// fpgaminer_top
module fpgaminer_top (clk, rst, midstate, data, mask, golden_nonce, golden_valid);
   parameter LOOP_LOG2 = 5;
   localparam [5:0] LOOP = (6'd1 << LOOP_LOG2);
   localparam [31:0] GOLDEN_NONCE_OFFSET = (32'd1 << (7 - LOOP_LOG2)) + 32'd1;
   input clk;
   input rst;
   input [255:0] midstate;
   input [95:0]  data;
   input [31:0]  mask;
   output reg [31:0] golden_nonce;
   output reg 	     golden_valid;
   reg [255:0] state;
   reg [511:0] data_r;
   reg [31:0]  nonce;
   wire        hash_clk = clk;
   wire [255:0] hash, hash2;
   reg [5:0] 	cnt;
   reg 		feedback;
   sha256_transform #(.LOOP(LOOP)) uut (
					.clk(hash_clk),
					.feedback(feedback),
					.cnt(cnt),
					.rx_state(state),
					.rx_input(data_r),
					.tx_hash(hash)
					);
   sha256_transform #(.LOOP(LOOP)) uut2 (
					 .clk(hash_clk),
					 .feedback(feedback),
					 .cnt(cnt),
					 .rx_state(256'h5be0cd191f83d9ab9b05688c510e527fa54ff53a3c6ef372bb67ae856a09e667),
					 .rx_input({256'h0000010000000000000000000000000000000000000000000000000080000000, hash}),
					 .tx_hash(hash2)
					 );
   reg [255:0] 	midstate_buf, data_buf;
   reg [31:0] 	mask_buf;
   reg 		is_golden_ticket;
   reg 		feedback_d1;
   reg [2:0] 	primed;
   wire [5:0] 	cnt_next;
   wire [31:0] 	nonce_next;
   wire 	feedback_next;
   wire 	reset = rst;
   assign cnt_next =  reset ? 6'd0 : (LOOP == 1) ? 6'd0 : (cnt + 6'd1) & (LOOP-1);
   assign feedback_next = (LOOP == 1) ? 1'b0 : (cnt_next != {(LOOP_LOG2){1'b0}});
   assign nonce_next =
		      reset ? 32'd0 :
		      feedback_next ? nonce : (nonce + 32'd1);
  ...
Settings: LEC_CHECK=0, ABC_AREA=1, CAP_MARGIN=20, CORE_ASPECT_RATIO=0.7, CORE_MARGIN=2, CORE_UTILIZATION=72, CTS_CLUSTER_DIAMETER=333, CTS_CLUSTER_SIZE=10, PLACE_DENSITY=0.36, SETUP_SLACK_MARGIN=1.66, SLEW_MARGIN=20, TNS_END_PERCENT=5; clock period 5.53 ns.
run.sh (not shown) runs the stock make flow with config.mk's settings and CLKGATE_MAP_FILE=.
The baseline died in global routing (5_1_grt), error GRT-0232.
Next try:
- ABC_AREA: 1 -> not set
- CORE_ASPECT_RATIO: 0.7 -> not set
- CORE_UTILIZATION: 72 -> 45
- CTS_CLUSTER_DIAMETER: 333 -> not set
- CTS_CLUSTER_SIZE: 10 -> not set
- PLACE_DENSITY: 0.36 -> 0.6
- SETUP_SLACK_MARGIN: 1.66 -> not set
- TNS_END_PERCENT: 5 -> not set
- clock period: 5.53 -> 10.9 ns (I/O delays scaled with it)
Now the flow went through all stages and came out clean.
Synthesized area decreases by a few percent.
Synthesized cell count drops by a quarter to a third.
Die size came out higher by well over a third.
Next try:
- clock period: 10.9 -> 12.0 ns (I/O delays scaled with it)
Fmax fell by 4.1%.
Register-to-register slack gets better by 660 ps.
Clock-buffer cell count goes down by 15.


fpgaminer_top again, from the RTL that the note above started with.
make LEC_CHECK=0 CAP_MARGIN=20 CORE_MARGIN=2 CORE_UTILIZATION=72 CTS_CLUSTER_DIAMETER=297 PLACE_DENSITY=0.6 SETUP_SLACK_MARGIN=0.4 SLEW_MARGIN=20 finish   # period 5.7 ns
The starting point failed in global routing (5_1_grt) (GRT-0116).
Then changed:
- ABC_AREA: not set -> 1
- CORE_ASPECT_RATIO: not set -> 0.99
- CTS_CLUSTER_DIAMETER: 297 -> 38
- CTS_CLUSTER_SIZE: not set -> 13
- MIN_ROUTING_LAYER: not set -> met1
- PLACE_DENSITY: 0.6 -> 0.78
- SETUP_SLACK_MARGIN: 0.4 -> 1.64
- clock period: 5.7 -> 10.8 ns (I/O delays scaled with it)
Effect: The changed run never finished: it broke off in global routing (5_1_grt). Die size increases by a few percent. Synthesized area increases by a few percent. Synthesized cell count increases by well over a third.
Then changed:
- ABC_AREA: 1 -> not set
- CORE_ASPECT_RATIO: 0.99 -> not set
- CORE_UTILIZATION: 72 -> 56
- CTS_CLUSTER_DIAMETER: 38 -> not set
- CTS_CLUSTER_SIZE: 13 -> not set
- MIN_ROUTING_LAYER: met1 -> not set
- PLACE_DENSITY: 0.78 -> not set
- SETUP_SLACK_MARGIN: 1.64 -> not set
- clock period: 10.8 -> 6.06 ns (I/O delays scaled with it)
Effect: The changed run completed, yet does not pass: setup timing. Die area is higher by a quarter to a third. Synthesized area is lower by a few percent. Synthesized cell count is lower by a quarter to a third.


fpgaminer_top again, from the RTL that the note above started with.
## fpgaminer_top
module fpgaminer_top (clk, rst, midstate, data, mask, golden_nonce, golden_valid);
   parameter LOOP_LOG2 = 5;
   localparam [5:0] LOOP = (6'd1 << LOOP_LOG2);
   localparam [31:0] GOLDEN_NONCE_OFFSET = (32'd1 << (7 - LOOP_LOG2)) + 32'd1;
   input clk;
   input rst;
   input [255:0] midstate;
   input [95:0]  data;
   input [31:0]  mask;
   output reg [31:0] golden_nonce;
   output reg 	     golden_valid;
   reg [255:0] state;
   reg [511:0] data_r;
   reg [31:0]  nonce;
   wire        hash_clk = clk;
   wire [255:0] hash, hash2;
   reg [5:0] 	cnt;
   reg 		feedback;
   sha256_transform #(.LOOP(LOOP)) uut (
					.clk(hash_clk),
					.feedback(feedback),
					.cnt(cnt),
					.rx_state(state),
					.rx_input(data_r),
					.tx_hash(hash)
					);
   sha256_transform #(.LOOP(LOOP)) uut2 (
					 .clk(hash_clk),
					 .feedback(feedback),
					 .cnt(cnt),
					 .rx_state(256'h5be0cd191f83d9ab9b05688c510e527fa54ff53a3c6ef372bb67ae856a09e667),
					 .rx_input({256'h0000010000000000000000000000000000000000000000000000000080000000, hash}),
					 .tx_hash(hash2)
					 );
   reg [255:0] 	midstate_buf, data_buf;
   reg [31:0] 	mask_buf;
   reg 		is_golden_ticket;
   reg 		feedback_d1;
   reg [2:0] 	primed;
  ...
Settings: LEC_CHECK=0, CAP_MARGIN=20, CORE_MARGIN=2, CORE_UTILIZATION=71, CTS_CLUSTER_SIZE=68, SETUP_SLACK_MARGIN=2.03, SLEW_MARGIN=20; clock period 7.03 ns.
The baseline failed in global routing (GRT-0232).
Edit:
ABC_AREA = 0   (was unset)
CORE_ASPECT_RATIO = 0.99   (was unset)
CORE_UTILIZATION = 58   (was 71)
CTS_CLUSTER_SIZE = unset   (was 68)
MAX_ROUTING_LAYER = met4   (was unset)
MIN_ROUTING_LAYER = met1   (was unset)
PLACE_DENSITY = 0.61   (was unset)
SETUP_SLACK_MARGIN = unset   (was 2.03)
SLEW_MARGIN = 40   (was 20)
clock period = 9.97 ns   (was 7.03 ns; I/O delays follow)
Result: Now the flow finished clean. Synthesized cell count is unchanged. Area after synthesis does not change. Die area climbs by 22%.
Edit:
ABC_AREA = 1   (was 0)
CORE_UTILIZATION = 72   (was 58)
CTS_CLUSTER_DIAMETER = 366   (was unset)
CTS_CLUSTER_SIZE = 13   (was unset)
MAX_ROUTING_LAYER = unset   (was met4)
PLACE_DENSITY = 0.78   (was 0.61)
SETUP_SLACK_MARGIN = 1.13   (was unset)
SLEW_MARGIN = 25   (was 40)
clock period = 10.8 ns   (was 9.97 ns; I/O delays follow)
Effect:
- Now the flow aborted during global routing, error GRT-0116
- die size went down by 17%
- area after synthesis went up by 2.9%
- synthesized cell count went up by 37%


build 55:
Starting RTL as in the previous note.
// fpgaminer_top
module fpgaminer_top (clk, rst, midstate, data, mask, golden_nonce, golden_valid);
Settings: LEC_CHECK=0, CAP_MARGIN=20, CELL_PAD_IN_SITES_GLOBAL_PLACEMENT=1, CORE_ASPECT_RATIO=0.55, CORE_MARGIN=2, CORE_UTILIZATION=65, CTS_CLUSTER_DIAMETER=213, MAX_ROUTING_LAYER=met5, MIN_ROUTING_LAYER=met2, PLACE_DENSITY=0.59, SLEW_MARGIN=20, TNS_END_PERCENT=75; clock period 18.8 ns.
Build 55 is listed as incomplete: the tool reported an error in 5_1_grt and the run ended there.
> inputs changed (build 55 -> build 72)
Settings: a change of PLACE_DENSITY from 0.59 to 0.61; an added ABC_AREA of 0; an added SETUP_SLACK_MARGIN of 2.96; a change of CORE_UTILIZATION from 65 to 68; a change of CORE_ASPECT_RATIO from 0.55 to 0.99; a deleted CELL_PAD_IN_SITES_GLOBAL_PLACEMENT that had been 1; a change of MAX_ROUTING_LAYER from met5 to met4; a deleted TNS_END_PERCENT that had been 75; a deleted CTS_CLUSTER_DIAMETER that had been 213; a change of MIN_ROUTING_LAYER from met2 to met1; a change of SLEW_MARGIN from 20 to 40; a change of the clock period (ns, I/O delays scaled along) from 18.8 to 9.97.
==> results <==
Seen in the log of build 72: ODB-0269 during 5_1_grt, after which the run never completed.
Sequential-to-total area share from yosys stat: build 55 vs build 72 identical
Die: build 72 smaller than build 55
Between build 55 and build 72, the core outline area is lower for build 72.
Compare build 55 and build 72 | cell area after placement higher: build 72
Floorplan utilization, build 55 and build 72, higher one = build 72.
From build 55 to build 72, clock sink count did not move at all.
diff inputs: build 72 => build 79
Settings: PLACE_DENSITY: 0.61 -> unset; PLACE_DENSITY_LB_ADDON: unset -> 0.1; CTS_CLUSTER_SIZE: unset -> 88; CELL_PAD_IN_SITES_GLOBAL_PLACEMENT: unset -> 1; GPL_TIMING_DRIVEN: unset -> 0; CORE_ASPECT_RATIO: 0.99 -> 0.62; SETUP_SLACK_MARGIN: 2.96 -> 0.5; GPL_ROUTABILITY_DRIVEN: unset -> 1; ABC_AREA: 0 -> unset; CORE_UTILIZATION: 68 -> 17; the clock period (ns, I/O delays scaled along): 9.97 -> 6.21.
### Flow results
| build 79 | all stages done | FAIL | negative setup slack |. Taking build 72 over build 79, the placement-stage cell area ratio works out to 0.897. Sort build 79 and build 72 by number of rows in the core area, ascending, and build 72 comes first. Re number of hold-repair buffers added at the cts stage: no difference whatsoever between build 72 and build 79. Reported for build 79 and build 72, count of flip-flops with a built-in enable after synthesis turned out identical to the last digit. Looking at core utilization before placement, build 79 sits 51 points lower than build 72 does. Build 79 vs build 72: core region area up by more than 100%. From build 72 to build 79 the numbers moved as follows: CTS buffer count moved up, worst-case clock buffer depth went up by 1, die area higher, number of placed cells counting well taps now sits higher. Tally of buffers added on design ports: build 72 vs build 79 — no meaningful difference.
